==> trial 30: inputs <==
==> flow/design.v <==
module pg_0 (
    input logic a,
    input logic b,
    output logic p,
    output logic g
);
assign p = a ^ b;
assign g = a & b;
endmodule
module pg_1plus (
    input logic pi_cur,
    input logic gi_cur,
    input logic pi_prev,
    input logic gi_prev,
    output logic pout,
    output logic gout
);
assign pout = pi_cur & pi_prev;
assign gout = gi_cur | (pi_cur & gi_prev);
endmodule
module ks_add #(
    parameter N = 64
)
(
    input  logic         clk,
    input  logic         rstn_,
    input  logic         en,
    input  logic [N-1:0] a,
    input  logic [N-1:0] b,
    output logic [N-1:0] out
);
    localparam int stages = $clog2(N) + 1;
    function automatic integer log2_arr(input integer x);
        integer k;
        begin
            log2_arr = 0;
            for (k = 1; k < 31; k = k + 1)
                if (x >= (1 << k)) log2_arr = k;
        end
    endfunction
    genvar i;
    generate
        for (i = 0; i < stages; i++) begin : gen_pg
            logic [(N-(2**(i-1)))-1:0] g_reg_array;
            logic [(N-(2**(i-1)))-1:0] p_reg_array;
            logic [(N-(2**(i-1)))-1:0] p_out_array;
            logic [(N-(2**(i-1)))-1:0] g_out_array;
        end
    endgenerate
    genvar j;
    generate
        for (j = 0; j < stages; j++) begin : reg_assign
            always_ff @( posedge clk ) begin
                if ( !rstn_ ) begin
                    gen_pg[j].g_reg_array <= 0;
                    gen_pg[j].p_reg_array <= 0;
                end
                else if ( en ) begin
                    gen_pg[j].g_reg_array <= gen_pg[j].g_out_array;
                    gen_pg[j].p_reg_array <= gen_pg[j].p_out_array;
                end
                else begin
                    gen_pg[j].g_reg_array <= gen_pg[j].g_reg_array;
                    gen_pg[j].p_reg_array <= gen_pg[j].p_reg_array;
                end
            end
        end
    endgenerate
    genvar step;
    generate 
        for (i = 0; i < N; i++) begin
            pg_0 step0(a[i], b[i], gen_pg[0].p_out_array[i], gen_pg[0].g_out_array[i]);
        end
        for (step = 1; step <= stages; step++) begin
            for (i = 0; i < N-2**(step-1); i++) begin 
                if (step == 1) begin
                    pg_1plus stepn(gen_pg[0].p_reg_array[i+1],  
                                 gen_pg[0].g_reg_array[i+1], 
                                 gen_pg[0].p_reg_array[i], 
                                 gen_pg[0].g_reg_array[i], 
                                 gen_pg[step].p_out_array[i], 
                                 gen_pg[step].g_out_array[i]);
                end
                if (step > 1) begin
                    if (i==0) begin
                        pg_1plus stepn(gen_pg[step-1].p_reg_array[i+2**(step-2)],  
                                 gen_pg[step-1].g_reg_array[i+2**(step-2)], 
                                 gen_pg[0].p_reg_array[0], 
                                 gen_pg[0].g_reg_array[0], 
                                 gen_pg[step].p_out_array[0], 
                                 gen_pg[step].g_out_array[0]);
                    end
                    else if (i < 2**(step-2)) begin 
                        pg_1plus stepn(gen_pg[step-1].p_reg_array[i+2**(step-2)],                                         
                                 gen_pg[step-1].g_reg_array[i+2**(step-2)],                                            
                                 gen_pg[log2_arr(i)+1].p_reg_array[i-2**(log2_arr(i))], 
                                 gen_pg[log2_arr(i)+1].g_reg_array[i-2**(log2_arr(i))],
                                 gen_pg[step].p_out_array[i], 
                                 gen_pg[step].g_out_array[i]);
                    end
                    else begin  
                        pg_1plus stepn(gen_pg[step-1].p_reg_array[i+2**(step-2)],  
                                 gen_pg[step-1].g_reg_array[i+2**(step-2)], 
                                 gen_pg[step-1].p_reg_array[i-2**(step-2)], 
                                 gen_pg[step-1].g_reg_array[i-2**(step-2)], 
                                 gen_pg[step].p_out_array[i], 
                                 gen_pg[step].g_out_array[i]);
                    end
                end
            end
        end
    endgenerate
    generate
        for (i = 0; i < N; i++) begin
            if ( i==0 ) begin
                assign out[0] = gen_pg[0].p_reg_array[0];
            end
            else if ( i==1 ) begin
                assign out[1] = gen_pg[0].p_reg_array[1] ^ gen_pg[0].g_reg_array[0];
            end
            else if (i <= N/2) begin  
                assign out[i] = (gen_pg[0].p_reg_array[i]) ^ (gen_pg[log2_arr(i-1)+1].g_reg_array[(i-1)-2**log2_arr(i-1)]); 
            end
            else begin
                assign out[i] = gen_pg[0].p_reg_array[i] ^ gen_pg[stages-1].g_reg_array[(i-1)-(N/2)]; 
            end
        end
    endgenerate
endmodule
==> flow/run.sh <==
#!/bin/bash
# the make line also repeats each setting of config.mk as NAME=value (left out here)
make -C /OpenROAD-flow-scripts/flow DESIGN_CONFIG=/design/flow/config.mk WORK_HOME=/design/flow/orfs CLKGATE_MAP_FILE= finish
==> flow/config.mk <==
export PLATFORM = sky130hd
export DESIGN_NAME = ks_add
export DESIGN_NICKNAME = ks_add
export VERILOG_FILES = /design/flow/design.v
export SDC_FILE = /design/flow/constraint.sdc
export NUM_CORES = 4
export LEC_CHECK = 0
export ABC_AREA = 1
export CAP_MARGIN = 30
export CELL_PAD_IN_SITES_DETAIL_PLACEMENT = 1
export CELL_PAD_IN_SITES_GLOBAL_PLACEMENT = 2
export CORE_ASPECT_RATIO = 0.54
export CORE_MARGIN = 2
export CORE_UTILIZATION = 40
export CTS_CLUSTER_DIAMETER = 274
export CTS_CLUSTER_SIZE = 20
export MAX_ROUTING_LAYER = met4
export MIN_ROUTING_LAYER = met1
export PLACE_DENSITY = 0.67
export SLEW_MARGIN = 35
==> flow/constraint.sdc <==
create_clock -name core_clock -period 2.0 [get_ports {clk}]
set_input_delay 0.4000 -clock core_clock [delete_from_list [all_inputs] [get_ports {clk}]]
set_output_delay 0.4000 -clock core_clock [all_outputs]
set_load 0.01 [all_outputs]
==> inputs of build 2, as changes to trial 30 <==
==> flow/config.mk (replaced) <==
export PLATFORM = sky130hd
export DESIGN_NAME = ks_add
export DESIGN_NICKNAME = ks_add
export VERILOG_FILES = /design/flow/design.v
export SDC_FILE = /design/flow/constraint.sdc
export NUM_CORES = 4
export LEC_CHECK = 0
export CAP_MARGIN = 20
export CORE_MARGIN = 2
export CORE_UTILIZATION = 72
export CTS_CLUSTER_DIAMETER = 28
export CTS_CLUSTER_SIZE = 50
export PLACE_DENSITY_LB_ADDON = 0.28
export SETUP_SLACK_MARGIN = 0.15
export SLEW_MARGIN = 20
==> flow/constraint.sdc (replaced) <==
create_clock -name core_clock -period 1.12 [get_ports {clk}]
set_input_delay 0.2240 -clock core_clock [delete_from_list [all_inputs] [get_ports {clk}]]
set_output_delay 0.2240 -clock core_clock [all_outputs]
set_load 0.01 [all_outputs]
==> inputs of trial 33, as changes to trial 30 <==
==> flow/config.mk (replaced) <==
export PLATFORM = sky130hd
export DESIGN_NAME = ks_add
export DESIGN_NICKNAME = ks_add
export VERILOG_FILES = /design/flow/design.v
export SDC_FILE = /design/flow/constraint.sdc
export NUM_CORES = 4
export LEC_CHECK = 0
export ABC_AREA = 1
export CAP_MARGIN = 20
export CORE_MARGIN = 2
export CORE_UTILIZATION = 23
export PLACE_DENSITY_LB_ADDON = 0.15
export SLEW_MARGIN = 20
export TNS_END_PERCENT = 90
==> flow/constraint.sdc (replaced) <==
create_clock -name core_clock -period 2.94 [get_ports {clk}]
set_input_delay 0.5880 -clock core_clock [delete_from_list [all_inputs] [get_ports {clk}]]
set_output_delay 0.5880 -clock core_clock [all_outputs]
set_load 0.01 [all_outputs]
==> inputs of build 10, as changes to trial 30 <==
==> flow/config.mk (replaced) <==
export PLATFORM = sky130hd
export DESIGN_NAME = ks_add
export DESIGN_NICKNAME = ks_add
export VERILOG_FILES = /design/flow/design.v
export SDC_FILE = /design/flow/constraint.sdc
export NUM_CORES = 4
export LEC_CHECK = 0
export CAP_MARGIN = 20
export CORE_MARGIN = 2
export CORE_UTILIZATION = 71
export CTS_CLUSTER_SIZE = 31
export SLEW_MARGIN = 20
==> flow/constraint.sdc (replaced) <==
create_clock -name core_clock -period 1.56 [get_ports {clk}]
set_input_delay 0.3120 -clock core_clock [delete_from_list [all_inputs] [get_ports {clk}]]
set_output_delay 0.3120 -clock core_clock [all_outputs]
set_load 0.01 [all_outputs]
==> flow_summary.json <==
{
  "outcome": "stopped before the end",
  "tool.error": "[ERROR GRT-0116] Global routing finished with congestion. Check the congestion regions in the DRC Viewer.",
  "postCtsSetupBuffers": 17,
  "grt_util_met2": 0.9734,
  "syn_area_um2": 28090,
  "stop_stage": "5_1_grt",
  "synth.logic.top_family": "AND-OR/OR-AND gates",
  "die_area_um2": 40600,
  "synthXorXnorAreaFrac": 0.01965,
  "core_region_area_um2": 38560,
  "syn-num-nets": 3194,
  "grt-ovfl-total": 204,
  "dp_hpwl_um": 60290,
  "placed_area_um2": 31860
}
-- figures above: build 2

==> flow_summary.json <==
{
  "outcome": "complete, no violations",
  "syn_area_um2": 28580,
  "core_region_area_um2": 123500,
  "grt-ovfl-total": 0,
  "synth.logic.top_family": "simple AND/OR/NAND/NOR gates",
  "dp_hpwl_um": 73930,
  "placed_area_um2": 31930,
  "grt_util_met2": 0.2460,
  "postCtsSetupBuffers": 0,
  "syn-num-nets": 4002,
  "hold_ws_ps": 380.5,
  "final_util": 0.2796,
  "synthXorXnorAreaFrac": 0.01900
}
-- figures above: trial 33

==> flow_summary.json <==
{
  "finalSetupViolations": 38,
  "syn_area_um2": 28090,
  "synth.area.mux_share": 0.04491,
  "totalWireLength_um": 88220,
  "worst_slack_ps": -141.2,
  "postCtsSetupBuffers": 12,
  "core_region_area_um2": 38830,
  "outcome": "failed layout checks",
  "grt_util_met2": 0.6594,
  "combGateArea_um2": 13080,
  "placed_area_um2": 31310,
  "dp_hpwl_um": 58850,
  "die_area_um2": 41160,
  "syn-num-nets": 3194,
  "check.faults": "negative setup slack",
  "grt-ovfl-total": 0,
  "synthXorXnorAreaFrac": 0.01965
}
-- figures above: build 10

==> flow_summary.json <==
{
  "synthXorXnorAreaFrac": 0.01900,
  "placed_area_um2": 31730,
  "syn_area_um2": 28580,
  "grt_util_met2": 0.3892,
  "synth.top_cells.by_count": "848 x nand2_1, 695 x dfxtp_1, 590 x a21oi_1",
  "grt_max_degree": 108,
  "crit_chain": "xor2_1 -> dlygate4sd2_1",
  "core_region_area_um2": 70180,
  "worst_slack_ps": 47.64,
  "outcome": "complete, no violations",
  "syn-num-nets": 4002,
  "postCtsSetupBuffers": 4,
  "die_area_um2": 73700,
  "dp_hpwl_um": 78050,
  "ant_nets": 0,
  "grt-ovfl-total": 0,
  "synth.logic.top_family": "simple AND/OR/NAND/NOR gates",
  "hold_viol": 0,
  "wl_met1_um": 57350
}
-- figures above: trial 30

